**flow/config.mk**
```make
export PLATFORM = sky130hd
export DESIGN_NAME = path_math
export DESIGN_NICKNAME = path_math
export VERILOG_FILES = /design/flow/design.v
export SDC_FILE = /design/flow/constraint.sdc
export NUM_CORES = 4
export LEC_CHECK = 0
export CAP_MARGIN = 10
export CORE_MARGIN = 2
export CORE_UTILIZATION = 72
export CTS_CLUSTER_DIAMETER = 82
export CTS_CLUSTER_SIZE = 32
export SETUP_SLACK_MARGIN = -0.68
export SLEW_MARGIN = 40
```
**flow/constraint.sdc**
```tcl
create_clock -name core_clock -period 7.45 [get_ports {clock}]
set_input_delay 1.4900 -clock core_clock [delete_from_list [all_inputs] [get_ports {clock}]]
set_output_delay 1.4900 -clock core_clock [all_outputs]
set_load 0.01 [all_outputs]
```
**flow/design.v**
```verilog
`timescale 1ns / 1ps
module abs_diff_7(
    input [7:0] x,
    input [7:0] y,
    output [7:0] absdiff
    );
	 assign absdiff = (x>y) ? x-y : y-x;
endmodule
`timescale 1ns / 1ps
module abs_diff_9(
    input [9:0] x,
    input [9:0] y,
    output [9:0] absdiff
    );
	 assign absdiff = (x>y) ? x-y : y-x;
endmodule
`timescale 1ns / 1ps
module abs_val_8
    (input signed [8:0] v,
     output wire [7:0] absv);
     assign absv = (v[8] == 1) ? ((~v)+1) : v;
endmodule
`timescale 1ns / 1ps
module quadrant(
    input signed [8:0] x,
    input signed [8:0] y,
    output [1:0] q
    );
	 wire [1:0] x_p;
	 wire [1:0] x_n;
	 assign x_p = (y >= 0) ? 0 : 3;
	 assign x_n = (y >= 0) ? 1 : 2;
	 assign q = (x >= 0) ? x_p : x_n;
endmodule
`timescale 1ns / 1ps
module polar_to_cartesian
    (input [11:0] r_theta,  
     output reg signed [8:0] x_value,  
     output reg signed [8:0] y_value);
	parameter POS = 9'sb0_0000_0001;
	parameter NEG = 9'sb1_1111_1111;
   parameter ZERO = 9'sb0_0000_0000;
   wire [31:0] rsin_15deg;  
   wire [31:0] rsin_30deg;  
   wire [31:0] rsin_45deg;  
   wire [31:0] rsin_60deg;  
   wire [31:0] rsin_75deg;  
   assign rsin_15deg = (r_theta[7:0]*66) >> 8;  
   assign rsin_30deg = r_theta[7:0] >> 2;  
   assign rsin_45deg = (r_theta[7:0]*181) >> 8;             
   assign rsin_60deg = (r_theta[7:0]*222) >> 8;  
   assign rsin_75deg = (r_theta[7:0]*247) >> 8;
   always @(*) begin
      case (r_theta[11:8])
         4'h1: begin  
            x_value = POS*rsin_75deg[7:0]; 
            y_value = POS*rsin_15deg[7:0];
         end
         4'h2: begin  
            x_value = POS*rsin_60deg[7:0]; 
            y_value = POS*rsin_30deg[7:0];
         end
         4'h3: begin  
            x_value = POS*rsin_45deg[7:0]; 
            y_value = POS*rsin_45deg[7:0];
         end
         4'h4: begin  
            x_value = POS*rsin_30deg[7:0]; 
            y_value = POS*rsin_60deg[7:0];
         end
         4'h5: begin  
            x_value = POS*rsin_15deg[7:0]; 
            y_value = POS*rsin_75deg[7:0];
         end
         4'h6: begin  
            x_value = POS*ZERO; 
            y_value = POS*r_theta[7:0];
         end
         4'h7: begin  
            x_value = NEG*rsin_15deg[7:0]; 
            y_value = POS*rsin_75deg[7:0];
         end
         4'h8: begin  
            x_value = NEG*rsin_30deg[7:0]; 
            y_value = POS*rsin_60deg[7:0];
         end
         4'h9: begin  
            x_value = NEG*rsin_45deg[7:0]; 
            y_value = POS*rsin_45deg[7:0];
         end
         4'hA: begin  
            x_value = NEG*rsin_60deg[7:0]; 
            y_value = POS*rsin_30deg[7:0];
         end
         4'hB: begin  
            x_value = NEG*rsin_75deg[7:0]; 
            y_value = POS*rsin_15deg[7:0];
         end
         4'hC: begin  
            x_value = NEG*r_theta[7:0]; 
            y_value = ZERO;
         end
         default: begin  
            x_value = POS*r_theta[7:0]; 
            y_value = ZERO;
         end
      endcase
   end
endmodule
`timescale 1ns / 1ps
module calc_abs7rtan_00_75_15
    (input [7:0] r,
     output wire [7:0] abs7rtan_15,
     output wire [7:0] abs7rtan_30,
     output wire [7:0] abs7rtan_45,
     output wire [9:0] abs7rtan_60,
     output wire [9:0] abs7rtan_75);
		wire signed [31:0] rtan_15deg;  
		wire signed [31:0] rtan_30deg;  
		wire signed [31:0] rtan_60deg;  
		wire signed [31:0] rtan_75deg;  
		assign rtan_15deg = (r*16'sh0225) >>> 11;
		assign rtan_30deg = (r*16'sh024f) >>> 10;
		assign rtan_60deg = (r*16'sh0DDB) >>> 11;
		assign rtan_75deg = (r*16'sh1DDB) >>> 11;
		assign abs7rtan_15 = rtan_15deg[7:0];
		assign abs7rtan_30 = rtan_30deg[7:0];
		assign abs7rtan_45 = r;
		assign abs7rtan_60 = rtan_60deg[9:0];
		assign abs7rtan_75 = rtan_75deg[9:0];
endmodule
`timescale 1ns / 1ps
module find_min_5_vals_cascading(
    input [7:0] input1,
    input [7:0] input2,
    input [7:0] input3,
    input [7:0] input4,
    input [7:0] input5,
    output [2:0] output_index
    );
	wire comp1_2;
	wire comp2_3;
	wire comp3_4;
	wire comp4_5;
	assign comp1_2 = input1 >= input2;
	assign comp2_3 = input2 >= input3;
	assign comp3_4 = input3 >= input4;
	assign comp4_5 = input4 >= input5;
	wire is1;
	wire is5;
	wire is2;
	wire is4;
	assign is1 = ((!comp1_2) & (!comp2_3) & (!comp3_4) & (!comp4_5));
	assign is5 = (comp1_2 & comp2_3 & comp3_4 & comp4_5);
	assign is2 = ((!is1) & (!is5) & (!comp2_3) & (!comp3_4));
	assign is4 = ((!is1) & (!is5) & (comp2_3) & (comp3_4));
	assign output_index = is1 ? 3'h1 : (is5 ? 3'h5 : (is2 ? 3'h2 : (is4 ? 3'h4 : 3'h3)));
endmodule
`timescale 1ns / 1ps
module calc_r_y_theta(
   input [7:0] y,
   input [7:0] x,  
   input [3:0] theta,
   output reg [7:0] r);
   wire [31:0] r_15deg;  
   wire [31:0] r_30deg;  
   wire [31:0] r_45deg;  
   wire [31:0] r_60deg;  
   wire [31:0] r_75deg;  
   assign r_15deg = (y*989) >> 10;
   assign r_30deg = y >> 9;
   assign r_45deg = (y*362) >> 10;
   assign r_60deg = (y*296) >> 10;
   assign r_75deg = (y*265) >> 10;
   always @(*) begin
      case(theta)
         1: r = r_15deg[7:0];
         2: r = r_30deg[7:0];
         3: r = r_45deg[7:0];
         4: r = r_60deg[7:0];
         5: r = r_75deg[7:0];
         6: r = y;  
         default: r = x;  
      endcase
   end
endmodule
`timescale 1ns / 1ps
module orientation_math
    (input [11:0] r_theta_original,  
     input [11:0] r_theta_final,  
     input clock,
     input enable,
     input reset,
     output reg done,
     output reg [4:0] orientation);
	parameter DEG360 = 5'h18;
	parameter DEG180 = 5'h0C;
	parameter ERROR_FACTOR = 4;
	reg [3:0] state;
	parameter IDLE 			 	= 4'h0;
	parameter SHORTCUT_TEST		= 4'h1;
	parameter SHORTCUT_TEST_2	= 4'h2;
	parameter PTC					= 4'h3;
	parameter DELTAS				= 4'h4;
	parameter ABS_DELTA_QUAD 	= 4'h5;
	parameter DX_TAN				= 4'h6;
	parameter ABS_DIFF			= 4'h7;
	parameter BASE_ANGLE_CALC	= 4'h8;
	parameter CALC_ORIENTATION	= 4'h9;
	parameter REPORT			 	= 4'hF;
	reg [4:0] original_base_angle;
	reg [4:0] shortcut_quadrant_adjust;
	reg signed [8:0] x_original;
	reg signed [8:0] y_original;
	reg signed [8:0] x_final;
	reg signed [8:0] y_final;
	wire signed [8:0] x_original_t;
	wire signed [8:0] y_original_t;
	wire signed [8:0] x_final_t;
	wire signed [8:0] y_final_t;
	polar_to_cartesian ptc_original (.r_theta(r_theta_original),.x_value(x_original_t),.y_value(y_original_t));
	polar_to_cartesian ptc_final (.r_theta(r_theta_final),.x_value(x_final_t),.y_value(y_final_t));
	reg signed [8:0] delta_y;
	reg signed [8:0] delta_x;
	wire [7:0] abs_delta_x_t;
	wire [7:0] abs_delta_y_t;
	reg [7:0] abs_delta_x;
	reg [7:0] abs_delta_y;
	reg [1:0] quadrant;
	wire [1:0] quadrant_t;
	abs_val_8 absx (.v(delta_x),.absv(abs_delta_x_t));
	abs_val_8 absy (.v(delta_y),.absv(abs_delta_y_t));
	quadrant q1 (.x(delta_x),.y(delta_y),.q(quadrant_t));
	reg [7:0] abs_dx_tan15;
	reg [7:0] abs_dx_tan30;
	reg [7:0] abs_dx_tan45;
	reg [9:0] abs_dx_tan60;
	reg [9:0] abs_dx_tan75;
	wire [7:0] abs_dx_tan15_t;
	wire [7:0] abs_dx_tan30_t;
	wire [7:0] abs_dx_tan45_t;
	wire [9:0] abs_dx_tan60_t;
	wire [9:0] abs_dx_tan75_t;
	calc_abs7rtan_00_75_15 abstan(.r(abs_delta_x),.abs7rtan_15(abs_dx_tan15_t),
											 .abs7rtan_30(abs_dx_tan30_t),.abs7rtan_45(abs_dx_tan45_t),
											 .abs7rtan_60(abs_dx_tan60_t),.abs7rtan_75(abs_dx_tan75_t));
	reg [7:0] diff_15;
	reg [7:0] diff_30;
	reg [7:0] diff_45;
	reg [7:0] diff_60;
	reg [7:0] diff_75;
	wire [7:0] diff_15_t;
	wire [7:0] diff_30_t;
	wire [7:0] diff_45_t;
	wire [9:0] diff_60_t;
	wire [9:0] diff_75_t;
	abs_diff_7 abdiff15 (.y(abs_delta_y),.x(abs_dx_tan15),.absdiff(diff_15_t));
	abs_diff_7 abdiff30 (.y(abs_delta_y),.x(abs_dx_tan30),.absdiff(diff_30_t));
	abs_diff_7 abdiff45 (.y(abs_delta_y),.x(abs_dx_tan45),.absdiff(diff_45_t));
	abs_diff_9 abdiff60 (.y({2'b00,abs_delta_y}),.x(abs_dx_tan60),.absdiff(diff_60_t));
	abs_diff_9 abdiff75 (.y({2'b00,abs_delta_y}),.x(abs_dx_tan75),.absdiff(diff_75_t));
	reg [2:0] base_angle;
	wire [2:0] base_angle_t;
	find_min_5_vals_cascading min5( 	.input1(diff_15),.input2(diff_30),
												.input3(diff_45),.input4(diff_60),
												.input5(diff_75),.output_index(base_angle_t));
   always @(posedge clock) begin
      if (reset) begin
         state <= IDLE;
         done <= 0;
			orientation <= 5'h00;
      end
      else begin
         case(state)
				SHORTCUT_TEST: begin
					if (r_theta_original[11:8] == r_theta_final[11:8]) begin
						original_base_angle <= {1'b0,r_theta_original[11:8]};
						shortcut_quadrant_adjust <= (r_theta_final[7:0] >= r_theta_original[7:0]) ? 0 : 12;
						state <= SHORTCUT_TEST_2;
					end
					else begin
						state <= PTC;
					end
				end
				SHORTCUT_TEST_2: begin
					orientation <= original_base_angle + shortcut_quadrant_adjust;
					state <= REPORT;
				end
				PTC: begin
					x_original <= x_original_t;
					y_original <= y_original_t;
					x_final <= x_final_t;
					y_final <= y_final_t;
					state <= DELTAS;
				end
				DELTAS: begin
					delta_x <= x_final - x_original;
					delta_y <= y_final - y_original;
					state <= ABS_DELTA_QUAD;
				end
				ABS_DELTA_QUAD: begin
					abs_delta_x <= abs_delta_x_t;
					abs_delta_y <= abs_delta_y_t;
					quadrant <= quadrant_t;
					state <= DX_TAN;
				end
				DX_TAN: begin
					if (abs_delta_y <= ERROR_FACTOR) begin
						orientation <= 0 + (delta_x < 0 ? 12 : 0);
						state <= REPORT;
					end
					else if (abs_delta_x <= ERROR_FACTOR) begin
						orientation <= 6 + (delta_y < 0 ? 12 : 0);
						state <= REPORT;
					end
					else begin
						abs_dx_tan15 <= abs_dx_tan15_t;
						abs_dx_tan30 <= abs_dx_tan30_t;
						abs_dx_tan45 <= abs_dx_tan45_t;
						abs_dx_tan60 <= abs_dx_tan60_t;
						abs_dx_tan75 <= abs_dx_tan75_t;
						state <= ABS_DIFF;
					end
				end
				ABS_DIFF: begin
					diff_15 <= diff_15_t;
					diff_30 <= diff_30_t;
					diff_45 <= diff_45_t;
					diff_60 <= diff_60_t > 8'hFF ? 8'hFE : diff_60_t[7:0];  
					diff_75 <= diff_75_t > 8'hFF ? 8'hFF : diff_75_t[7:0];
					state <= BASE_ANGLE_CALC;
   			end
				BASE_ANGLE_CALC: begin
					base_angle <= base_angle_t;
					state <= CALC_ORIENTATION;
				end
				CALC_ORIENTATION: begin
					case(quadrant)
						1: orientation <= (DEG180 - base_angle);  
						2: orientation <= (DEG180 + base_angle);  
						3: orientation <= (DEG360 - base_angle);  
						default: orientation <= base_angle;  
					endcase
					state <= REPORT;
				end
				REPORT: begin
					done <= 1;
					state <= IDLE;
					if (orientation >= DEG360) begin
						orientation <= orientation - DEG360;
					end
				end
				default: begin
					if (enable) begin
						state <= SHORTCUT_TEST;
						done <= 0;
					end
				end
			endcase
		end
	end
endmodule
`timescale 1ns / 1ps
module path_math
    (input [11:0] location,  
     input [11:0] target,  
     input [4:0] current_orientation,  
     input clock,
     input enable,
     input reset,
     output reg done,
	  output reg [4:0] needed_orientation,  
     output reg [11:0] move_command);  
	parameter DEG360 = 5'h18;
	parameter DEG180 = 5'h0C;
	reg [3:0] state;
	parameter IDLE 			 			= 4'h0;
	parameter NEEDED_ORIENTATION_1	= 4'h1;
	parameter ONE_CYCLE_DELAY_1		= 4'h2;
	parameter NEEDED_ORIENTATION_2	= 4'h3;
	parameter ONE_CYCLE_DELAY_2		= 4'h4;
	parameter PTC_AND_ANGLE 			= 4'h5;
	parameter DELTAS						= 4'h6;
	parameter ABS_DELTA_QUAD 			= 4'h7;
   parameter ORIENT_BASE_ANGLE		= 4'h8;
	parameter ABS_DY_DIV_SIN			= 4'h9;
	parameter REPORT			 			= 4'hF;
	reg orientation_helper_enable;
   wire [4:0] orientation_t;
	wire orientation_done;
   orientation_math om (.r_theta_original(location),.r_theta_final(target),.orientation(orientation_t),
                        .enable(orientation_helper_enable),.done(orientation_done),.reset(reset),.clock(clock));
   reg [4:0] angle;
	reg signed [8:0] x_location;
	reg signed [8:0] y_location;
	reg signed [8:0] x_target;
	reg signed [8:0] y_target;
	wire signed [8:0] x_location_t;
	wire signed [8:0] y_location_t;
	wire signed [8:0] x_target_t;
	wire signed [8:0] y_target_t;
	polar_to_cartesian ptc_original (.r_theta(location),.x_value(x_location_t),.y_value(y_location_t));
	polar_to_cartesian ptc_final (.r_theta(target),.x_value(x_target_t),.y_value(y_target_t));
	reg signed [8:0] delta_y;
	reg signed [8:0] delta_x;
	wire [7:0] abs_delta_x_t;
	wire [7:0] abs_delta_y_t;
	reg [7:0] abs_delta_x;
	reg [7:0] abs_delta_y;
	reg [1:0] quadrant;
	wire [1:0] quadrant_t;
	abs_val_8 absx (.v(delta_x),.absv(abs_delta_x_t));
	abs_val_8 absy (.v(delta_y),.absv(abs_delta_y_t));
	quadrant q1 (.x(delta_x),.y(delta_y),.q(quadrant_t));
	reg [2:0] base_angle;
	reg [6:0] distance;
   wire [7:0] distance_t;
	calc_r_y_theta calcr (.y(abs_delta_y),.x(abs_delta_x),.theta(base_angle),.r(distance_t));
	always @(posedge clock) begin
      if (reset) begin
         state <= IDLE;
         done <= 0;
			angle <= 0;
         x_location <= 0;
         y_location <= 0;
         x_target <= 0;
         y_target <= 0;
         delta_x <= 0;
         delta_y <= 0;
         abs_delta_x <= 0;
         abs_delta_y <= 0;
         quadrant <= 0;
         base_angle <= 0;
         distance <= 0;
         move_command <= 0;
			orientation_helper_enable <= 0;
			needed_orientation <= 0;
      end
      else begin
         case(state)
				NEEDED_ORIENTATION_1: begin
					orientation_helper_enable <= 1;
					state <= ONE_CYCLE_DELAY_1;
				end
				ONE_CYCLE_DELAY_1: state <= NEEDED_ORIENTATION_2;
				NEEDED_ORIENTATION_2: begin
					orientation_helper_enable <= 0;
					if (orientation_done) begin
						needed_orientation <= orientation_t;
						state <= ONE_CYCLE_DELAY_2;
					end
				end
				ONE_CYCLE_DELAY_2: state <= PTC_AND_ANGLE;
				PTC_AND_ANGLE: begin
               angle <= needed_orientation - current_orientation + ((current_orientation > needed_orientation) ? DEG360 : 0);
					x_location <= x_location_t;
					y_location <= y_location_t;
					x_target <= x_target_t;
					y_target <= y_target_t;
					state <= DELTAS;
				end
				DELTAS: begin
					delta_x <= x_target - x_location;
					delta_y <= y_target - y_location;
					state <= ABS_DELTA_QUAD;
				end
				ABS_DELTA_QUAD: begin
					abs_delta_x <= abs_delta_x_t;
					abs_delta_y <= abs_delta_y_t;
					quadrant <= quadrant_t;
					state <= ORIENT_BASE_ANGLE;
				end
				ORIENT_BASE_ANGLE: begin
               case (quadrant)
                  1: base_angle <= (DEG180 - needed_orientation);
                  2: base_angle <= (needed_orientation - DEG180);
                  3: base_angle <= (DEG360 - needed_orientation);
                  default: base_angle <= needed_orientation[3:0];
               endcase
               state <= ABS_DY_DIV_SIN;
				end
				ABS_DY_DIV_SIN: begin
					distance <= distance_t[6:0];
					state <= REPORT;
				end
				REPORT: begin
					done <= 1;
					state <= IDLE;
					move_command <= {angle,distance};
				end
				default: begin
					if (enable) begin
						state <= NEEDED_ORIENTATION_1;
						done <= 0;
						orientation_helper_enable <= 0;
						needed_orientation <= 0;
					end
				end
			endcase
		end
	end
endmodule
```
**flow/run.sh**
```bash
#!/bin/bash
# the make line also repeats each setting of config.mk as NAME=value (left out here)
make -C /OpenROAD-flow-scripts/flow DESIGN_CONFIG=/design/flow/config.mk WORK_HOME=/design/flow/orfs CLKGATE_MAP_FILE= finish
```
==> run notes, run 1 <==
yosys + openroad results -> outcome=complete, but fails checks, layout check failures=setup timing, Final TNS setup=-21.59 ns, busiest layer in global routing=met2, number of max-cap violations=0, Max clock buf depth=3, post-synth tally of flip-flops with integrated enable=157, PortBufs=49, worst path buffer plus inverter count=6, number of global-route vias before repair=34800, worst-skew pair later-pin latency=0.50 ns, Seq share, synth=18.1%, Design Area, Final=0.0479 mm^2, met3 track utilization from global routing=3.98%, cell type group with the largest total delay on the critical path=adder cells, post-synthesis net count=5556, skew final=0.0157 ns, number of cell instances after yosys synthesis=4378, top cell type's share of synthesized area=24.0%, CTS tree=yes, height of the chip=242 um, start point of the worst min-delay path=state[2], synthesis warning total=5, unrepaired setup endpoints after global routing=true, detailed-route via count=34000, Critical Path AT=8.94 ns, worst endpoint required time=7.71 ns, total tool warning count=100, area growth from synthesis to final layout=17.3%, DRC Markers=0, post-synthesis average cell area=9.32 um^2, number of storage elements in the synthesis netlist=291, worst slew margin relative to its limit=35.5%, total grt overflow=0, area of the die=0.0586 mm^2, library cells used by synthesis=90, Detail Placement HPWL=88.4 mm, count of inserted antenna diode cells=0, category of the worst setup path capture point=register, multiplexer fraction of the synthesized cell area=1.98%, fraction of synthesis flops using an asynchronous set or reset pin=0%, Worst Tran Pin Value=0.961 ns, top flip-flop cell by instance count after synthesis=sky130_fd_sc_hd__edfxtp_1, leading cell types by count after synthesis=sky130_fd_sc_hd__inv_1 (887), sky130_fd_sc_hd__ha_1 (783), sky130_fd_sc_hd__fa_1 (363), Sinks on Clock Net=291, f_max=115 MHz, area of the placeable core=0.0562 mm^2, final count of pins violating max slew=0, fin crit period=8.68 ns, # placed instances=5548, number of antenna violations at the first check in global routing=2, Core Util at FP=72.7%, final net count=6033, share of the synthesized netlist area taken by xor and xnor gates=6.76%, delay of the slowest critical-path stage=0.60 ns, Yosys Chip Area=0.0408 mm^2, slowest library cell on the worst path=sky130_fd_sc_hd__fa_2, aoi/oai-family share of the synthesized area=13.2%, critical path class=input port to register, Wirelength per Cell=20.3 um, part of the cycle the worst path needs=116%, pin count of the biggest net entering global routing=70, Top area cell types=sky130_fd_sc_hd__ha_1 (24%), sky130_fd_sc_hd__fa_1 (18%), sky130_fd_sc_hd__edfxtp_1 (12%), sky130_fd_sc_hd__inv_1 (8.2%), sky130_fd_sc_hd__dfxtp_1 (6.6%), worst reg2reg startpoint=om.abs_delta_x[6], count of final setup violators=26, last element of the critical path=om.x_original[7], final worst setup slack=-1.23 ns, Routability Congestion=1.03, count of endpoints failing hold in the final timing report=0, Worst Hold End=state[7], Top-Level Pins=50, clock input transition at the sequential cells of the worst setup and hold paths=0.12 ns, number of vias per cell=6.05, startpoint type of the worst setup path=input port, all-layer global routing usage=37.0%, Worst Hold Class=register to register, number of standard-cell rows in the floorplan=87, dominant cell by count in the synthesized netlist=sky130_fd_sc_hd__inv_1, Post-Synthesis Cell Area=0.0408 mm^2, stages on the worst setup path=31, global-route wire length before repair=176 mm, crit path max fanout=4, length of the first detailed-routing pass in iterations=6, M2 GR Usage=64.6%, Yosys top cell by area=sky130_fd_sc_hd__ha_1, startpoint of the worst setup timing path=location[2], CTS Root Cell=sky130_fd_sc_hd__clkbuf_16, Adders+Majority by Area=41.8%, endpoint of the lowest-slack register-to-register path=om.abs_dx_tan60[8], width of the die=242 um, fraction of the mapped netlist area in simple logic gates=9.19%, number of buffers inserted during clock tree synthesis=14, crit-path most repeated cell=sky130_fd_sc_hd__fa_1, cell depth of the worst min-delay path=1, met1 routing resource usage after global routing=47.2%, Setup WS pre-CTS=-2.35 ns, prevailing logic family in the synthesized netlist=adder cells, count of cells along the worst register-to-register path=17, number of standard cells in the final layout excluding fillers=5619, sum of routed wire length over all layers=114 mm, instance area at placement=0.0457 mm^2, fillcell total=3139, number of nets still failing antenna checks after routing=0, Syn Inst Count=4378, count of routing violations after the opening detailed-route iteration=2928, H-tree lvl count=1
==> per-stage QoR <==
stage               util (%)  hold slack [ns]
floorplan                  -            0.426
global placement        81.4            0.441
detailed placement      81.4            0.456
CTS                     84.0            0.472
global route            85.2            0.488
finish                  85.2            0.466
==> per-layer routing <==
layer	up-vias	part of all wire (%)	wire length, um
met5	-	0	0
li1	15700	-	-
met4	0	5.2	5900
met2	1523	49	55400
met1	16300	39	44600
met3	459	7.1	8080
==> layout make-up <==
class                      count  area, um^2  area share [%]
clock buffer                  19         400           0.836
timing repair buffer         544        4340            9.06
tap                          756         946            1.98
inverter                     888        3340            6.97
sequential                   291        7400            15.5
multi-input combinational   3116       31400            65.6
clock inverter                 5        56.3           0.118
==> timing repair <==
item	4_1_cts	5_1_grt
pin swaps	140	126
hold buffers	0	0
setup endpoints to repair	23	23
buffers inserted	63	28
gates resized	208	135
==> run 2: changes to the inputs <==
Settings changed: CAP_MARGIN 10 to 20, CORE_UTILIZATION 72 to 40, CTS_CLUSTER_DIAMETER 82 to unset, CTS_CLUSTER_SIZE 32 to unset, SETUP_SLACK_MARGIN -0.68 to 2.6, SLEW_MARGIN 40 to 20.
Clock period 7.45 ns to 11.0 ns, I/O delays scaled along.
==> run 2 against run 1 <==
Against the previous run:
- the run now finishes clean
- core utilization down 38 points
- critical path depth unchanged
- synthesized cell count unchanged
- non-clock buffer count down 268
- synthesized area unchanged
- register-to-register slack better by 3.7 ns
- worst hold slack worse by 0.0076 ns
- flip-flop count unchanged
- first-iteration DRC count down 36%
==> run notes, run 2 <==
yosys + openroad results -> leading cell types by count after synthesis=sky130_fd_sc_hd__inv_1 (887), sky130_fd_sc_hd__ha_1 (783), sky130_fd_sc_hd__fa_1 (363), Top area cell types=sky130_fd_sc_hd__ha_1 (24%), sky130_fd_sc_hd__fa_1 (18%), sky130_fd_sc_hd__edfxtp_1 (12%), sky130_fd_sc_hd__inv_1 (8.2%), sky130_fd_sc_hd__dfxtp_1 (6.6%), number of max-cap violations=0, length of the first detailed-routing pass in iterations=5, prevailing logic family in the synthesized netlist=adder cells, total tool warning count=98, post-synthesis net count=5556, fraction of the mapped netlist area in simple logic gates=9.19%, Final TNS setup=0 ns, Core Util at FP=40.2%, Critical Path AT=9.79 ns, number of standard cells in the final layout excluding fillers=6003, count of routing violations after the opening detailed-route iteration=1882, aoi/oai-family share of the synthesized area=13.2%, number of vias per cell=5.16, all-layer global routing usage=21.1%, area growth from synthesis to final layout=16.6%, Post-Synthesis Cell Area=0.0408 mm^2, worst-skew pair later-pin latency=0.54 ns, fillcell total=9592, cell type group with the largest total delay on the critical path=adder cells, Worst Tran Pin Value=1.06 ns, Seq share, synth=18.1%, count of final setup violators=0, Syn Inst Count=4378, library cells used by synthesis=90, Worst Hold End=state[0], cell depth of the worst min-delay path=2, Adders+Majority by Area=41.8%, unrepaired setup endpoints after global routing=true, fraction of synthesis flops using an asynchronous set or reset pin=0%, slowest library cell on the worst path=sky130_fd_sc_hd__fa_1, delay of the slowest critical-path stage=0.57 ns, number of standard-cell rows in the floorplan=117, height of the chip=323 um, number of nets still failing antenna checks after routing=0, Wirelength per Cell=18.1 um, Top-Level Pins=50, final count of pins violating max slew=0, count of endpoints failing hold in the final timing report=0, area of the die=0.105 mm^2, post-synthesis average cell area=9.32 um^2, Yosys Chip Area=0.0408 mm^2, sum of routed wire length over all layers=109 mm, endpoint of the lowest-slack register-to-register path=om.abs_dx_tan60[8], crit path max fanout=4, DRC Markers=0, number of global-route vias before repair=31800, detailed-route via count=31000, synthesis warning total=5, dominant cell by count in the synthesized netlist=sky130_fd_sc_hd__inv_1, Max clock buf depth=3, stages on the worst setup path=31, count of inserted antenna diode cells=0, pin count of the biggest net entering global routing=71, instance area at placement=0.0439 mm^2, category of the worst setup path capture point=register, number of buffers inserted during clock tree synthesis=35, total grt overflow=0, number of storage elements in the synthesis netlist=291, outcome=complete, no violations, post-synth tally of flip-flops with integrated enable=157, Yosys top cell by area=sky130_fd_sc_hd__ha_1, multiplexer fraction of the synthesized cell area=1.98%, width of the die=323 um, Sinks on Clock Net=291, startpoint of the worst setup timing path=location[3], skew final=0.0211 ns, global-route wire length before repair=175 mm, count of cells along the worst register-to-register path=14, share of the synthesized netlist area taken by xor and xnor gates=6.76%, Routability Congestion=0.976, startpoint type of the worst setup path=input port, area of the placeable core=0.101 mm^2, final net count=5786, top cell type's share of synthesized area=24.0%, Worst Hold Class=register to register, crit-path most repeated cell=sky130_fd_sc_hd__fa_1, last element of the critical path=om.x_original[7], # placed instances=5804, worst path buffer plus inverter count=7, clock input transition at the sequential cells of the worst setup and hold paths=0.06 ns, fin crit period=9.52 ns, start point of the worst min-delay path=state[0], PortBufs=49, number of antenna violations at the first check in global routing=3, part of the cycle the worst path needs=86.5%, Detail Placement HPWL=88.5 mm, Design Area, Final=0.0476 mm^2, H-tree lvl count=2, CTS Root Cell=sky130_fd_sc_hd__clkbuf_16, worst reg2reg startpoint=om.abs_delta_x[3], CTS tree=yes, worst slew margin relative to its limit=28.6%, number of cell instances after yosys synthesis=4378, f_max=105 MHz, critical path class=input port to register, worst endpoint required time=11.28 ns, top flip-flop cell by instance count after synthesis=sky130_fd_sc_hd__edfxtp_1
run 2: per-stage QoR:
step | hold slack (ns) | utilization, % | setup slack, ns
4_1_cts | 0.463 | 46.2 | 1.59
3_3_place_gp | 0.440 | 43.3 | 0.437
5_1_grt | 0.486 | 46.9 | 1.30
3_5_place_dp | 0.454 | 43.3 | 0.184
2_1_floorplan | 0.426 | - | 1.60
6_report | 0.458 | 46.9 | 1.48
run 2: area by class of cell:
cell class | instances | area, um^2 | area share, %
repair buffers | 276 | 2370 | 4.98
multi-input cells | 3116 | 31600 | 66.5
clock inverters | 18 | 138 | 0.289
well taps | 1368 | 1710 | 3.60
inverters | 888 | 3350 | 7.04
clock buffers | 46 | 978 | 2.06
flip-flops and latches | 291 | 7400 | 15.5
run 2: routing by layer:
metal,global-route usage [%],vias up,wire length (um)
li1,-,15200,-
met1,29.2,15000,50000
met2,35.3,686,50600
met3,1.71,169,4850
met4,6.25,2,3350
met5,0,-,11
run 2: timing repair:
item	CTS	global route
gates resized	290	107
hold buffers	0	0
cloned	0	0
buffers inserted	107	27
pin swaps	171	112
endpoints found under the setup margin	24	24
==> run 3: changes to the inputs <==
Settings changed: CORE_UTILIZATION 40 to 72, CTS_CLUSTER_DIAMETER set to 254, SETUP_SLACK_MARGIN 2.6 to 2.18.
Clock period 11.0 ns to 12.3 ns, I/O delays scaled along.
==> run 3 against run 2 <==
Against the previous run:
- core utilization increased by 32 points
- highest routed layer is now met4
- register-to-register slack improved by 1.2 ns
- critical path depth increased by 1
- cell area decreased by 6.8%
- global-route usage increased by 13 points
==> run notes, run 3 <==
yosys + openroad results -> outcome=complete, no violations, post-synth tally of flip-flops with integrated enable=157, Detail Placement HPWL=81.9 mm, Sinks on Clock Net=291, top cell type's share of synthesized area=24.0%, skew final=0.0125 ns, total grt overflow=0, part of the cycle the worst path needs=81.5%, category of the worst setup path capture point=register, number of standard-cell rows in the floorplan=87, endpoint of the lowest-slack register-to-register path=om.abs_dx_tan60[8], detailed-route via count=31400, area of the placeable core=0.0562 mm^2, count of final setup violators=0, number of buffers inserted during clock tree synthesis=30, Sequential cell area=0.00740 mm^2, count of cells along the worst register-to-register path=17, Adders+Majority by Area=41.8%, pin count of the biggest net entering global routing=60, CTS Root Cell=sky130_fd_sc_hd__clkbuf_16, Core Util at FP=72.7%, last element of the critical path=om.x_original[6], prevailing logic family in the synthesized netlist=adder cells, width of the die=242 um, Critical Path AT=10.34 ns, fin crit period=10.03 ns, number of cell instances after yosys synthesis=4378, count of endpoints failing hold in the final timing report=0, post-synthesis net count=5556, Post-Synthesis Cell Area=0.0408 mm^2, Setup WS pre-CTS=0.676 ns, dominant cell by count in the synthesized netlist=sky130_fd_sc_hd__inv_1, count of inserted antenna diode cells=0, Syn Inst Count=4378, Top-Level Pins=50, Yosys Chip Area=0.0408 mm^2, worst path buffer plus inverter count=9, length of the first detailed-routing pass in iterations=8, final worst setup slack=2.27 ns, share of the synthesized netlist area taken by xor and xnor gates=6.76%, cell depth of the worst min-delay path=2, delay of the slowest critical-path stage=0.66 ns, Top area cell types=sky130_fd_sc_hd__ha_1 (24%), sky130_fd_sc_hd__fa_1 (18%), sky130_fd_sc_hd__edfxtp_1 (12%), sky130_fd_sc_hd__inv_1 (8.2%), sky130_fd_sc_hd__dfxtp_1 (6.6%), startpoint type of the worst setup path=input port, PortBufs=49, fillcell total=3893, final-layout worst hold slack=0.460 ns, worst reg2reg startpoint=om.abs_delta_x[7], start point of the worst min-delay path=state[0], H-tree lvl count=1, leading cell types by count after synthesis=sky130_fd_sc_hd__inv_1 (887), sky130_fd_sc_hd__ha_1 (783), sky130_fd_sc_hd__fa_1 (363), top flip-flop cell by instance count after synthesis=sky130_fd_sc_hd__edfxtp_1, Final TNS setup=0 ns, Wirelength per Cell=19.3 um, library cells used by synthesis=90, all-layer global routing usage=34.6%, final count of pins violating max slew=0, area of the die=0.0586 mm^2, global-route wire length before repair=164 mm, crit path max fanout=9, final net count=5642, post-synthesis average cell area=9.32 um^2, number of storage elements in the synthesis netlist=291, worst endpoint required time=12.61 ns, height of the chip=242 um, Worst Hold Class=register to register, number of global-route vias before repair=31700, multiplexer fraction of the synthesized cell area=1.98%, sum of routed wire length over all layers=101 mm, fraction of the mapped netlist area in simple logic gates=9.19%, slowest library cell on the worst path=sky130_fd_sc_hd__fa_1, Seq share, synth=18.1%, crit-path most repeated cell=sky130_fd_sc_hd__fa_1, count of routing violations after the opening detailed-route iteration=2609, clock input transition at the sequential cells of the worst setup and hold paths=0.06 ns, critical path class=input port to register, synthesis warning total=5, total tool warning count=99, f_max=99.7 MHz, Worst Tran Pin Value=1.07 ns, number of max-cap violations=0, worst-skew pair later-pin latency=0.57 ns, area growth from synthesis to final layout=8.62%, startpoint of the worst setup timing path=location[1], number of antenna violations at the first check in global routing=1, Worst Hold End=state[0], number of nets still failing antenna checks after routing=0, Yosys top cell by area=sky130_fd_sc_hd__ha_1, aoi/oai-family share of the synthesized area=13.2%, worst slew margin relative to its limit=27.8%, stages on the worst setup path=32, unrepaired setup endpoints after global routing=true, cell type group with the largest total delay on the critical path=adder cells, CTS tree=yes, Max clock buf depth=3, DRC Markers=0, multi-input combinational cell area=0.0303 mm^2, Routability Congestion=1.03, number of vias per cell=6.00, fraction of synthesis flops using an asynchronous set or reset pin=0%
[run 3: repair_timing]
action                                 4_1_cts  5_1_grt
buffers inserted                            26       19
setup endpoints to repair                   18       18
endpoints found under the hold margin        0        0
pin swaps                                   30       49
gates resized                               81       76
hold buffers                                 0        0
[run 3: final cells by class]
class                           count  share of cell area [%]
Tap cell                          756                    2.13
Clock inverter                     19                   0.635
Multi-Input combinational cell   3116                    68.4
Timing Repair Buffer              137                    2.67
Clock buffer                       37                    1.89
Sequential cell                   291                    16.7
Inverter                          888                    7.53
[run 3: layer usage]
layer  vias up  routed length (um)  part of all wire [%]  GRT usage (%)
li1      14900                   -                     -              -
met1     15000               42000                    42           45.6
met2      1229               47900                    47           58.6
met3       314                6890                   6.8           3.98
met4         0                4350                   4.3           13.3
met5         -                   0                     0              0
[run 3: stage by stage]
stage	instances	cell area [um^2]	utilization, %
after CTS	5224	43900	78.1
after detailed placement	5142	42300	75.2
after floorplan	4378	40800	-
after global placement	5142	42300	75.2
after global routing	5244	44300	78.9
final	5244	44300	78.9
==> run 4: changes to the inputs <==
Settings changed: CTS_CLUSTER_DIAMETER 254 to unset, PLACE_DENSITY_LB_ADDON set to 0.16, SETUP_SLACK_MARGIN 2.18 to 1.89.
Clock period 12.3 ns to 12.0 ns, I/O delays scaled along.
==> run 4 against run 3 <==
Against the previous run:
- cell area about the same
- non-clock buffer count increased by 1
- setup slack got worse by 0.23 ns
- critical path depth decreased by 1
- highest routed layer unchanged
- still clean on timing, DRC and antenna
- worst hold slack got worse by 0.0072 ns
- via count increased by 1.1%
- synthesized area unchanged
- flip-flop count unchanged
- sequential share of layout area about the same
==> run notes, run 4 <==
yosys + openroad results -> Top area cell types=sky130_fd_sc_hd__ha_1 (24%), sky130_fd_sc_hd__fa_1 (18%), sky130_fd_sc_hd__edfxtp_1 (12%), sky130_fd_sc_hd__inv_1 (8.2%), sky130_fd_sc_hd__dfxtp_1 (6.6%), Yosys Chip Area=0.0408 mm^2, PortBufs=49, leading cell types by count after synthesis=sky130_fd_sc_hd__inv_1 (887), sky130_fd_sc_hd__ha_1 (783), sky130_fd_sc_hd__fa_1 (363), number of global-route vias before repair=32300, post-synth tally of flip-flops with integrated enable=157, Final TNS setup=0 ns, fraction of the mapped netlist area in simple logic gates=9.19%, Seq share, synth=18.1%, total tool warning count=97, Adders+Majority by Area=41.8%, startpoint type of the worst setup path=input port, dominant cell by count in the synthesized netlist=sky130_fd_sc_hd__inv_1, Sinks on Clock Net=291, post-synthesis net count=5556, Yosys top cell by area=sky130_fd_sc_hd__ha_1, unrepaired setup endpoints after global routing=true, number of vias per cell=6.06, fin crit period=9.96 ns, Critical Path AT=10.30 ns, all-layer global routing usage=35.0%, height of the chip=242 um, cell depth of the worst min-delay path=2, count of cells along the worst register-to-register path=17, skew final=0.0369 ns, H-tree lvl count=1, share of the synthesized netlist area taken by xor and xnor gates=6.76%, final count of pins violating max slew=0, number of max-cap violations=0, Worst Hold End=state[0], area of the placeable core=0.0562 mm^2, critical path class=input port to register, final net count=5643, Wirelength per Cell=19.8 um, cell type group with the largest total delay on the critical path=adder cells, clock input transition at the sequential cells of the worst setup and hold paths=0.06 ns, length of the first detailed-routing pass in iterations=6, number of antenna violations at the first check in global routing=1, Core Util at FP=72.7%, worst reg2reg startpoint=om.abs_delta_x[7], endpoint of the lowest-slack register-to-register path=om.abs_dx_tan60[8], start point of the worst min-delay path=state[0], CTS tree=yes, library cells used by synthesis=90, slowest library cell on the worst path=sky130_fd_sc_hd__fa_1, global-route wire length before repair=166 mm, worst path buffer plus inverter count=9, prevailing logic family in the synthesized netlist=adder cells, sum of routed wire length over all layers=104 mm, count of inserted antenna diode cells=0, Worst Tran Pin Value=1.12 ns, CTS Root Cell=sky130_fd_sc_hd__clkbuf_16, number of nets still failing antenna checks after routing=0, outcome=complete, no violations, last element of the critical path=om.x_original[7], post-synthesis average cell area=9.32 um^2, total grt overflow=0, Routability Congestion=1.03, number of cell instances after yosys synthesis=4378, Design Area, Final=0.0443 mm^2, top flip-flop cell by instance count after synthesis=sky130_fd_sc_hd__edfxtp_1, Worst Hold Class=register to register, aoi/oai-family share of the synthesized area=13.2%, number of standard-cell rows in the floorplan=87, multiplexer fraction of the synthesized cell area=1.98%, stages on the worst setup path=31, startpoint of the worst setup timing path=location[4], delay of the slowest critical-path stage=0.63 ns, count of final setup violators=0, category of the worst setup path capture point=register, part of the cycle the worst path needs=83.0%, DRC Markers=0, width of the die=242 um, Detail Placement HPWL=81.8 mm, Syn Inst Count=4378, detailed-route via count=31800, Max clock buf depth=3, worst endpoint required time=12.34 ns, area growth from synthesis to final layout=8.66%, count of endpoints failing hold in the final timing report=0, synthesis warning total=5, Post-Synthesis Cell Area=0.0408 mm^2, area of the die=0.0586 mm^2, fraction of synthesis flops using an asynchronous set or reset pin=0%, f_max=100 MHz, instance area at placement=0.0423 mm^2, number of storage elements in the synthesis netlist=291, pin count of the biggest net entering global routing=70, Final Core Density=78.9%, worst slew margin relative to its limit=24.9%, number of buffers inserted during clock tree synthesis=30, top cell type's share of synthesized area=24.0%, crit path max fanout=8, Top-Level Pins=50, worst-skew pair later-pin latency=0.60 ns, count of routing violations after the opening detailed-route iteration=2689
## run 4: stage by stage
step	setup slack, ns	cells	hold slack [ns]
final	2.04	5244	0.453
after global routing	1.83	5244	0.484
after CTS	1.84	5219	0.454
after detailed placement	0.606	5149	0.444
after global placement	0.799	5149	0.437
after floorplan	1.95	4378	0.426
## run 4: layout make-up
class,count,area [um^2]
sequential,291,7400
clock inverter,20,263
tap,756,946
timing repair buffer,138,1250
multi-input combinational,3116,30300
fill,3780,11800
clock buffer,35,812
inverter,888,3340
## run 4: metal layers
metal | wire length (um) | track usage [%] | vias to the layer above
li1 | - | - | 14900
met1 | 42300 | 45.3 | 15200
met2 | 49400 | 59.7 | 1309
met3 | 7320 | 4.86 | 345
met4 | 4680 | 13.5 | 0
met5 | 0 | 0 | -
## run 4: repair_timing
item	in CTS	in global routing
resized	42	104
hold buffers	0	0
setup buffers	15	24
pin swaps	18	55
endpoints found under the setup margin	18	18
==> run 5: changes to the inputs <==
Settings changed: ABC_AREA set to 0, CAP_MARGIN 20 to 40, CELL_PAD_IN_SITES_GLOBAL_PLACEMENT set to 1, CORE_MARGIN 2 to 9, CORE_UTILIZATION 72 to 24, CTS_CLUSTER_DIAMETER set to 261, CTS_CLUSTER_SIZE set to 19, MAX_ROUTING_LAYER set to met5, PLACE_DENSITY_LB_ADDON 0.16 to 0.07, SETUP_SLACK_MARGIN 1.89 to 1.0.
Clock period 12.0 ns to 8.18 ns, I/O delays scaled along.
==> run 5 against run 4 <==
Against the previous run:
- the layout now fails its checks (setup timing)
- critical endpoint unchanged
- critical path type unchanged
- synthesized cell count did not move
- highest routed layer unchanged
- global-route usage fell by 21 points
- register-to-register slack worse by 3.7 ns
==> run notes, run 5 <==
yosys + openroad results -> H-tree lvl count=1, startpoint type of the worst setup path=input port, post-synth tally of flip-flops with integrated enable=157, number of antenna violations at the first check in global routing=13, Top area cell types=sky130_fd_sc_hd__ha_1 (24%), sky130_fd_sc_hd__fa_1 (18%), sky130_fd_sc_hd__edfxtp_1 (12%), sky130_fd_sc_hd__inv_1 (8.2%), sky130_fd_sc_hd__dfxtp_1 (6.6%), number of buffers inserted during clock tree synthesis=19, endpoint of the lowest-slack register-to-register path=om.abs_dx_tan60[8], number of hold buffers added after cts=0, count of cells along the worst register-to-register path=15, skew final=0.0178 ns, cell depth of the worst min-delay path=2, crit path max fanout=4, number of global-route vias before repair=33300, layout check failures=setup timing, Max clock buf depth=3, PortBufs=49, CTS tree=yes, number of standard-cell rows in the floorplan=150, pin count of the biggest net entering global routing=64, fillcell total=17800, Wirelength per Cell=18.5 um, startpoint of the worst setup timing path=location[1], final worst setup slack=-0.728 ns, Yosys top cell by area=sky130_fd_sc_hd__ha_1, worst endpoint required time=8.48 ns, critical path class=input port to register, last element of the critical path=om.x_original[7], DRC Markers=0, total tool warning count=98, Routability Congestion=0.823, total grt overflow=0, category of the worst setup path capture point=register, clock input transition at the sequential cells of the worst setup and hold paths=0.09 ns, unrepaired setup endpoints after global routing=true, number of vias per cell=4.39, worst slew margin relative to its limit=36.4%, dominant cell by count in the synthesized netlist=sky130_fd_sc_hd__inv_1, delay of the slowest critical-path stage=0.57 ns, library cells used by synthesis=90, sum of routed wire length over all layers=133 mm, count of final setup violators=18, multiplexer fraction of the synthesized cell area=1.98%, final net count=6147, final count of pins violating max slew=0, Seq share, synth=18.1%, fraction of the mapped netlist area in simple logic gates=9.19%, area of the die=0.185 mm^2, part of the cycle the worst path needs=109%, Worst Hold End=state[0], number of storage elements in the synthesis netlist=291, area of the placeable core=0.168 mm^2, fin crit period=8.91 ns, Adders+Majority by Area=41.8%, count of endpoints failing hold in the final timing report=0, cell type group with the largest total delay on the critical path=adder cells, post-synthesis net count=5556, Syn Inst Count=4378, post-synthesis average cell area=9.32 um^2, top cell type's share of synthesized area=24.0%, top flip-flop cell by instance count after synthesis=sky130_fd_sc_hd__edfxtp_1, global-route wire length before repair=207 mm, all-layer global routing usage=14.2%, Detail Placement HPWL=112 mm, worst reg2reg startpoint=om.abs_delta_x[2], Final Core Density=30.6%, CTS Root Cell=sky130_fd_sc_hd__clkbuf_16, slowest library cell on the worst path=sky130_fd_sc_hd__fa_1, share of the synthesized netlist area taken by xor and xnor gates=6.76%, Worst Hold Class=register to register, fraction of synthesis flops using an asynchronous set or reset pin=0%, Top-Level Pins=50, Post-Synthesis Cell Area=0.0408 mm^2, number of nets still failing antenna checks after routing=0, prevailing logic family in the synthesized netlist=adder cells, final-layout worst hold slack=0.459 ns, worst-skew pair later-pin latency=0.55 ns, f_max=112 MHz, start point of the worst min-delay path=state[0], crit-path most repeated cell=sky130_fd_sc_hd__fa_1, length of the first detailed-routing pass in iterations=5, height of the chip=430 um, worst path buffer plus inverter count=10, Yosys Chip Area=0.0408 mm^2, area growth from synthesis to final layout=26.1%, synthesis warning total=5, leading cell types by count after synthesis=sky130_fd_sc_hd__inv_1 (887), sky130_fd_sc_hd__ha_1 (783), sky130_fd_sc_hd__fa_1 (363), aoi/oai-family share of the synthesized area=13.2%, Setup WS pre-CTS=-1.96 ns, outcome=complete, but fails checks, width of the die=430 um, detailed-route via count=31600, Critical Path AT=9.21 ns, Worst Tran Pin Value=0.944 ns, stages on the worst setup path=32, Sinks on Clock Net=291, Core Util at FP=24.3%, number of cell instances after yosys synthesis=4378, Final TNS setup=-6.76 ns, count of routing violations after the opening detailed-route iteration=1510, number of max-cap violations=0
-- run 5: area by class of cell --
type | instances | area [um^2] | share of cell area, %
Sequential cell | 291 | 7400 | 14.4
Clock buffer | 30 | 517 | 1.00
Multi-Input combinational cell | 3116 | 32100 | 62.3
Tap cell | 2204 | 2760 | 5.36
Timing Repair Buffer | 653 | 5350 | 10.4
Clock inverter | 2 | 25.0 | 0.0486
Antenna cell | 1 | 2.50 | 0.00486
Inverter | 888 | 3350 | 6.51
-- run 5: what timing repair did --
action	in CTS	in global routing
endpoints found under the setup margin	30	30
setup buffers	76	20
pin swaps	187	132
gates resized	319	118
-- run 5: metal layers --
layer | vias to the layer above | share of wire, % | global-route usage [%]
met5 | - | 0 | 0
met4 | 0 | 1.6 | 2.04
met3 | 87 | 1.9 | 0.643
met2 | 368 | 46 | 24.0
met1 | 15200 | 50 | 20.4
li1 | 15900 | - | -
-- run 5: stage by stage --
step           std cells  instance area [um^2]
3_5_place_dp        7050                 48100
2_1_floorplan       4378                 41400
5_1_grt             7184                 51500
4_1_cts             7158                 50600
3_3_place_gp        7044                 48100
6_report            7185                 51500
==> run 6: changes to the inputs <==
Settings changed: ABC_AREA 0 to unset, CAP_MARGIN 40 to 20, CELL_PAD_IN_SITES_GLOBAL_PLACEMENT 1 to unset, CORE_MARGIN 9 to 2, CORE_UTILIZATION 24 to 72, CTS_CLUSTER_DIAMETER 261 to 230, CTS_CLUSTER_SIZE 19 to 32, MAX_ROUTING_LAYER met5 to unset, PLACE_DENSITY_LB_ADDON 0.07 to 0.22, SETUP_SLACK_MARGIN 1.0 to 2.03.
Clock period 8.18 ns to 7.75 ns, I/O delays scaled along.
==> run 6 against run 5 <==
Against the previous run:
- the flow now stops in global routing
- synthesized area stayed put
- synthesized cell count stayed put
- die area is 68% lower
==> run notes, run 6 <==
run metrics: outcome=did not finish, stage where the flow stopped=global routing, tool error=[ERROR DRT-9419] Inst _5747_ not found in insts_set_, height of the chip=242 um, Post-Synthesis Cell Area=0.0408 mm^2, Top-Level Pins=50, number of cell instances after yosys synthesis=4378, number of standard-cell rows in the floorplan=87, top cell type's share of synthesized area=24.0%, share of the synthesized netlist area taken by xor and xnor gates=6.76%, fraction of synthesis flops using an asynchronous set or reset pin=0%, Sinks on Clock Net=291, post-synthesis average cell area=9.32 um^2, number of hold buffers added after cts=0, number of storage elements in the synthesis netlist=291, prevailing logic family in the synthesized netlist=adder cells, aoi/oai-family share of the synthesized area=13.2%, library cells used by synthesis=90, leading cell types by count after synthesis=sky130_fd_sc_hd__inv_1 (887), sky130_fd_sc_hd__ha_1 (783), sky130_fd_sc_hd__fa_1 (363), Adders+Majority by Area=41.8%, post-synthesis net count=5556, instance area at placement=0.0458 mm^2, width of the die=242 um, Max clock buf depth=3, top flip-flop cell by instance count after synthesis=sky130_fd_sc_hd__edfxtp_1, area of the placeable core=0.0562 mm^2, Seq share, synth=18.1%, Syn Inst Count=4378, Yosys Chip Area=0.0408 mm^2, Top area cell types=sky130_fd_sc_hd__ha_1 (24%), sky130_fd_sc_hd__fa_1 (18%), sky130_fd_sc_hd__edfxtp_1 (12%), sky130_fd_sc_hd__inv_1 (8.2%), sky130_fd_sc_hd__dfxtp_1 (6.6%), fraction of the mapped netlist area in simple logic gates=9.19%, post-synth tally of flip-flops with integrated enable=157, Routability Congestion=1.02, Detail Placement HPWL=88.4 mm, number of buffers inserted during clock tree synthesis=13, multiplexer fraction of the synthesized cell area=1.98%, H-tree lvl count=1, dominant cell by count in the synthesized netlist=sky130_fd_sc_hd__inv_1, Yosys top cell by area=sky130_fd_sc_hd__ha_1, area of the die=0.0586 mm^2, Core Util at FP=72.7%, PortBufs=49, CTS Root Cell=sky130_fd_sc_hd__clkbuf_16, synthesis warning total=5
run 6: stage by stage:
step / cells / hold slack, ns / setup WS [ns] / util (%)
after global placement: 5533 / 0.440 / -1.83 / 81.6
after detailed placement: 5533 / 0.462 / -2.02 / 81.6
after CTS: 5616 / 0.482 / -0.973 / 85.3
after floorplan: 4378 / 0.426 / -0.997 / -
run 6: what timing repair did:
action | in CTS
resized | 293
setup endpoints to repair | 67
buffers inserted | 61
pin swaps | 208
==> run 7: changes to the inputs <==
Settings changed: CORE_UTILIZATION 72 to 44, CTS_CLUSTER_DIAMETER 230 to unset, CTS_CLUSTER_SIZE 32 to unset, GPL_TIMING_DRIVEN set to 1, HOLD_SLACK_MARGIN set to 0.09, MIN_ROUTING_LAYER set to met2, PLACE_DENSITY_LB_ADDON 0.22 to unset, SETUP_SLACK_MARGIN 2.03 to unset.
Clock period 7.75 ns to 12.0 ns, I/O delays scaled along.
==> run 7 against run 6 <==
Against the previous run:
- the run now finishes clean
- synthesized cell count unchanged
- synthesized area did not move
- die area rose by 62%
==> run notes, run 7 <==
yosys + openroad results -> outcome=complete, no violations, clock input transition at the sequential cells of the worst setup and hold paths=0.06 ns, number of cell instances after yosys synthesis=4378, fraction of the mapped netlist area in simple logic gates=9.19%, final count of pins violating max slew=0, Final TNS setup=0 ns, Worst Hold Class=register to register, area of the placeable core=0.0918 mm^2, crit-path most repeated cell=sky130_fd_sc_hd__fa_1, dominant cell by count in the synthesized netlist=sky130_fd_sc_hd__inv_1, f_max=88.4 MHz, total grt overflow=0, Adders+Majority by Area=41.8%, multiplexer fraction of the synthesized cell area=1.98%, worst-skew pair later-pin latency=0.61 ns, post-synth tally of flip-flops with integrated enable=157, fillcell total=8774, all-layer global routing usage=34.3%, startpoint type of the worst setup path=input port, aoi/oai-family share of the synthesized area=13.2%, prevailing logic family in the synthesized netlist=adder cells, slowest library cell on the worst path=sky130_fd_sc_hd__fa_1, Seq share, synth=18.1%, post-synthesis average cell area=9.32 um^2, worst slew margin relative to its limit=19.6%, number of global-route vias before repair=47500, Worst Tran Pin Value=1.20 ns, count of endpoints failing hold in the final timing report=0, Resize count post-CTS=0, Setup Buffers After CTS=0, CTS Root Cell=sky130_fd_sc_hd__clkbuf_16, PortBufs=49, Routability Congestion=0.976, number of standard-cell rows in the floorplan=111, number of hold buffers added after cts=0, top cell type's share of synthesized area=24.0%, leading cell types by count after synthesis=sky130_fd_sc_hd__inv_1 (887), sky130_fd_sc_hd__ha_1 (783), sky130_fd_sc_hd__fa_1 (363), library cells used by synthesis=90, share of the synthesized netlist area taken by xor and xnor gates=6.76%, height of the chip=309 um, number of max-cap violations=0, startpoint of the worst setup timing path=location[1], fraction of synthesis flops using an asynchronous set or reset pin=0%, Worst Hold End=state[0], count of routing violations after the opening detailed-route iteration=6574, delay of the slowest critical-path stage=0.79 ns, Core Util at FP=44.5%, number of standard cells in the final layout excluding fillers=5721, category of the worst setup path capture point=register, sum of routed wire length over all layers=108 mm, pin count of the biggest net entering global routing=61, top flip-flop cell by instance count after synthesis=sky130_fd_sc_hd__edfxtp_1, critical path class=input port to register, CTS tree=yes, Wirelength per Cell=19.0 um, final net count=5625, area of the die=0.0952 mm^2, Yosys Chip Area=0.0408 mm^2, fin crit period=11.31 ns, number of antenna violations at the first check in global routing=2, area growth from synthesis to final layout=8.16%, skew final=0.0296 ns, detailed-route via count=42300, # placed instances=5657, Top-Level Pins=50, number of vias per cell=7.39, start point of the worst min-delay path=state[0], worst path buffer plus inverter count=4, synthesis warning total=5, crit path max fanout=13, cell type group with the largest total delay on the critical path=adder cells, unrepaired setup endpoints after global routing=false, endpoint of the lowest-slack register-to-register path=om.abs_dx_tan60[8], number of nets still failing antenna checks after routing=0, count of cells along the worst register-to-register path=17, cell depth of the worst min-delay path=2, worst endpoint required time=12.35 ns, Post-Synthesis Cell Area=0.0408 mm^2, width of the die=309 um, DRC Markers=0, H-tree lvl count=1, number of buffers inserted during clock tree synthesis=30, total tool warning count=95, Critical Path AT=11.67 ns, worst reg2reg startpoint=om.abs_delta_x[7], Detail Placement HPWL=86.6 mm, global-route wire length before repair=171 mm, Yosys top cell by area=sky130_fd_sc_hd__ha_1, post-synthesis net count=5556, last element of the critical path=om.x_original[7], Top area cell types=sky130_fd_sc_hd__ha_1 (24%), sky130_fd_sc_hd__fa_1 (18%), sky130_fd_sc_hd__edfxtp_1 (12%), sky130_fd_sc_hd__inv_1 (8.2%), sky130_fd_sc_hd__dfxtp_1 (6.6%), count of final setup violators=0, part of the cycle the worst path needs=94.3%, Sinks on Clock Net=291, length of the first detailed-routing pass in iterations=17, Syn Inst Count=4378, stages on the worst setup path=30, number of storage elements in the synthesis netlist=291, Max clock buf depth=3
## run 7: area by class of cell
class / instances / area (um^2) / area share, %
repair buffers: 120 / 1030 / 2.34
flip-flops and latches: 291 / 7400 / 16.8
multi-input cells: 3116 / 29800 / 67.5
well taps: 1243 / 1560 / 3.52
diodes: 8 / 20.0 / 0.0454
clock inverters: 21 / 238 / 0.539
clock buffers: 34 / 787 / 1.78
inverters: 888 / 3330 / 7.55
## run 7: metal layers
| metal | share of wire [%] | GRT usage (%) |
|---|---|---|
| met2 | 49 | 39.3 |
| met3 | 42 | 48.1 |
| met5 | 1.0 | 12.1 |
| met1 | 0 | - |
| met4 | 8.1 | 5.38 |
## run 7: metrics by stage
step / setup slack, ns / instance area (um^2) / hold WS (ns) / utilization [%]
floorplan: 1.88 / 40800 / 0.426 / -
global placement: 0.455 / 43100 / 0.440 / 46.9
detailed placement: 0.308 / 43100 / 0.449 / 46.9
CTS: 0.931 / 44100 / 0.457 / 48.0
global route: 0.350 / 44100 / 0.502 / 48.1
finish: 0.686 / 44100 / 0.463 / 48.1
==> run 8: changes to the inputs <==
Settings changed: ABC_AREA set to 1, CORE_UTILIZATION 44 to 72, CTS_CLUSTER_DIAMETER set to 324, CTS_CLUSTER_SIZE set to 15, GPL_TIMING_DRIVEN 1 to unset, HOLD_SLACK_MARGIN 0.09 to unset, MIN_ROUTING_LAYER met2 to unset, PLACE_DENSITY_LB_ADDON set to 0.16, SETUP_SLACK_MARGIN set to 3.33.
Clock period 12.0 ns to 11.8 ns, I/O delays scaled along.
==> run 8 against run 7 <==
Against the previous run:
- setup slack gained 2.0 ns
- synthesized cell count increased by 28%
- worst hold slack got worse by 0.032 ns
- cell area increased by 11%
- core utilization grew 33 points
- largest cell class unchanged
- highest routed layer unchanged
==> run notes, run 8 <==
yosys + openroad results -> outcome=complete, no violations, Seq share, synth=17.0%, Adders+Majority by Area=39.1%, Detail Placement HPWL=96.2 mm, dominant cell by count in the synthesized netlist=sky130_fd_sc_hd__inv_1, clock input transition at the sequential cells of the worst setup and hold paths=0.08 ns, number of nets still failing antenna checks after routing=0, f_max=109 MHz, share of the synthesized netlist area taken by xor and xnor gates=3.77%, worst endpoint required time=12.10 ns, global-route wire length before repair=196 mm, count of routing violations after the opening detailed-route iteration=3420, slowest library cell on the worst path=sky130_fd_sc_hd__fa_2, area of the die=0.0626 mm^2, Worst Tran Pin Value=1.04 ns, skew final=0.0157 ns, last element of the critical path=om.x_final[7], final net count=6993, number of hold buffers added after cts=0, post-synth tally of flip-flops with integrated enable=157, number of global-route vias before repair=38600, number of cell instances after yosys synthesis=5616, top flip-flop cell by instance count after synthesis=sky130_fd_sc_hd__edfxtp_1, Final Core Density=81.4%, delay of the slowest critical-path stage=0.63 ns, worst reg2reg startpoint=om.abs_delta_x[3], final count of pins violating max slew=0, DRC Markers=0, leading cell types by count after synthesis=sky130_fd_sc_hd__inv_1 (1323), sky130_fd_sc_hd__nand2_1 (955), sky130_fd_sc_hd__ha_1 (783), aoi/oai-family share of the synthesized area=10.1%, all-layer global routing usage=39.0%, count of final setup violators=0, Yosys top cell by area=sky130_fd_sc_hd__ha_1, worst slew margin relative to its limit=30.5%, CTS tree=yes, total tool warning count=98, sum of routed wire length over all layers=128 mm, multiplexer fraction of the synthesized cell area=0.0689%, Syn Inst Count=5616, Top-Level Pins=50, count of endpoints failing hold in the final timing report=0, Final TNS setup=0 ns, Wirelength per Cell=19.3 um, cell depth of the worst min-delay path=2, CTS Root Cell=sky130_fd_sc_hd__clkbuf_16, part of the cycle the worst path needs=77.6%, prevailing logic family in the synthesized netlist=adder cells, instance area at placement=0.0454 mm^2, post-synthesis average cell area=7.77 um^2, startpoint of the worst setup timing path=target[4], fillcell total=3819, length of the first detailed-routing pass in iterations=6, unrepaired setup endpoints after global routing=true, library cells used by synthesis=70, cell type group with the largest total delay on the critical path=adder cells, worst path buffer plus inverter count=8, number of max-cap violations=0, start point of the worst min-delay path=state[2], fin crit period=9.16 ns, width of the die=250 um, Worst Hold End=state[7], Setup WS pre-CTS=1.11 ns, H-tree lvl count=1, Sinks on Clock Net=291, crit-path most repeated cell=sky130_fd_sc_hd__nand2_1, area of the placeable core=0.0601 mm^2, fraction of the mapped netlist area in simple logic gates=17.9%, number of buffers inserted during clock tree synthesis=23, post-synthesis net count=6794, fraction of synthesis flops using an asynchronous set or reset pin=0%, Max clock buf depth=3, stages on the worst setup path=34, area growth from synthesis to final layout=12.2%, Design Area, Final=0.0489 mm^2, Top area cell types=sky130_fd_sc_hd__ha_1 (22%), sky130_fd_sc_hd__fa_1 (17%), sky130_fd_sc_hd__inv_1 (11%), sky130_fd_sc_hd__edfxtp_1 (11%), sky130_fd_sc_hd__nand2_1 (8.2%), number of storage elements in the synthesis netlist=291, number of standard-cell rows in the floorplan=90, crit path max fanout=10, total grt overflow=0, number of vias per cell=5.93, Post-Synthesis Cell Area=0.0436 mm^2, pin count of the biggest net entering global routing=69, count of inserted antenna diode cells=0, count of cells along the worst register-to-register path=16, synthesis warning total=5, Worst Hold Class=register to register, endpoint of the lowest-slack register-to-register path=om.abs_dx_tan75[6], final worst setup slack=2.64 ns, category of the worst setup path capture point=register, startpoint type of the worst setup path=input port, number of antenna violations at the first check in global routing=4, Yosys Chip Area=0.0436 mm^2, Routability Congestion=1.03, critical path class=input port to register, height of the chip=250 um, worst-skew pair later-pin latency=0.56 ns, PortBufs=49, Critical Path AT=9.45 ns, detailed-route via count=39200, Core Util at FP=72.5%, top cell type's share of synthesized area=22.5%
run 8: routing by layer:
metal	routed length [um]	global-route usage [%]	vias up
met4	7670	16.9	8
met3	11400	6.00	578
met5	44	0	-
met1	50200	50.5	18200
met2	58300	64.9	2055
li1	-	-	18300
run 8: stage by stage:
step | instances | hold WS (ns)
finish | 6610 | 0.431
global route | 6610 | 0.459
CTS | 6568 | 0.432
detailed placement | 6409 | 0.422
global placement | 6409 | 0.417
floorplan | 5616 | 0.403
run 8: cell type report:
class	instances	area, um^2	area share (%)
Multi-Input combinational cell	3935	32800	67.1
Sequential cell	291	7400	15.1
Inverter	1331	5020	10.3
Timing Repair Buffer	233	2060	4.21
Tap cell	782	978	2.00
Clock buffer	36	624	1.28
Clock inverter	2	31.3	0.0639
run 8: what timing repair did:
item | CTS | global route
resized | 315 | 185
pin swaps | 151 | 146
hold endpoints to repair | 0 | 0
setup endpoints to repair | 26 | 24
buffers inserted | 121 | 40
cloned | 0 | 1
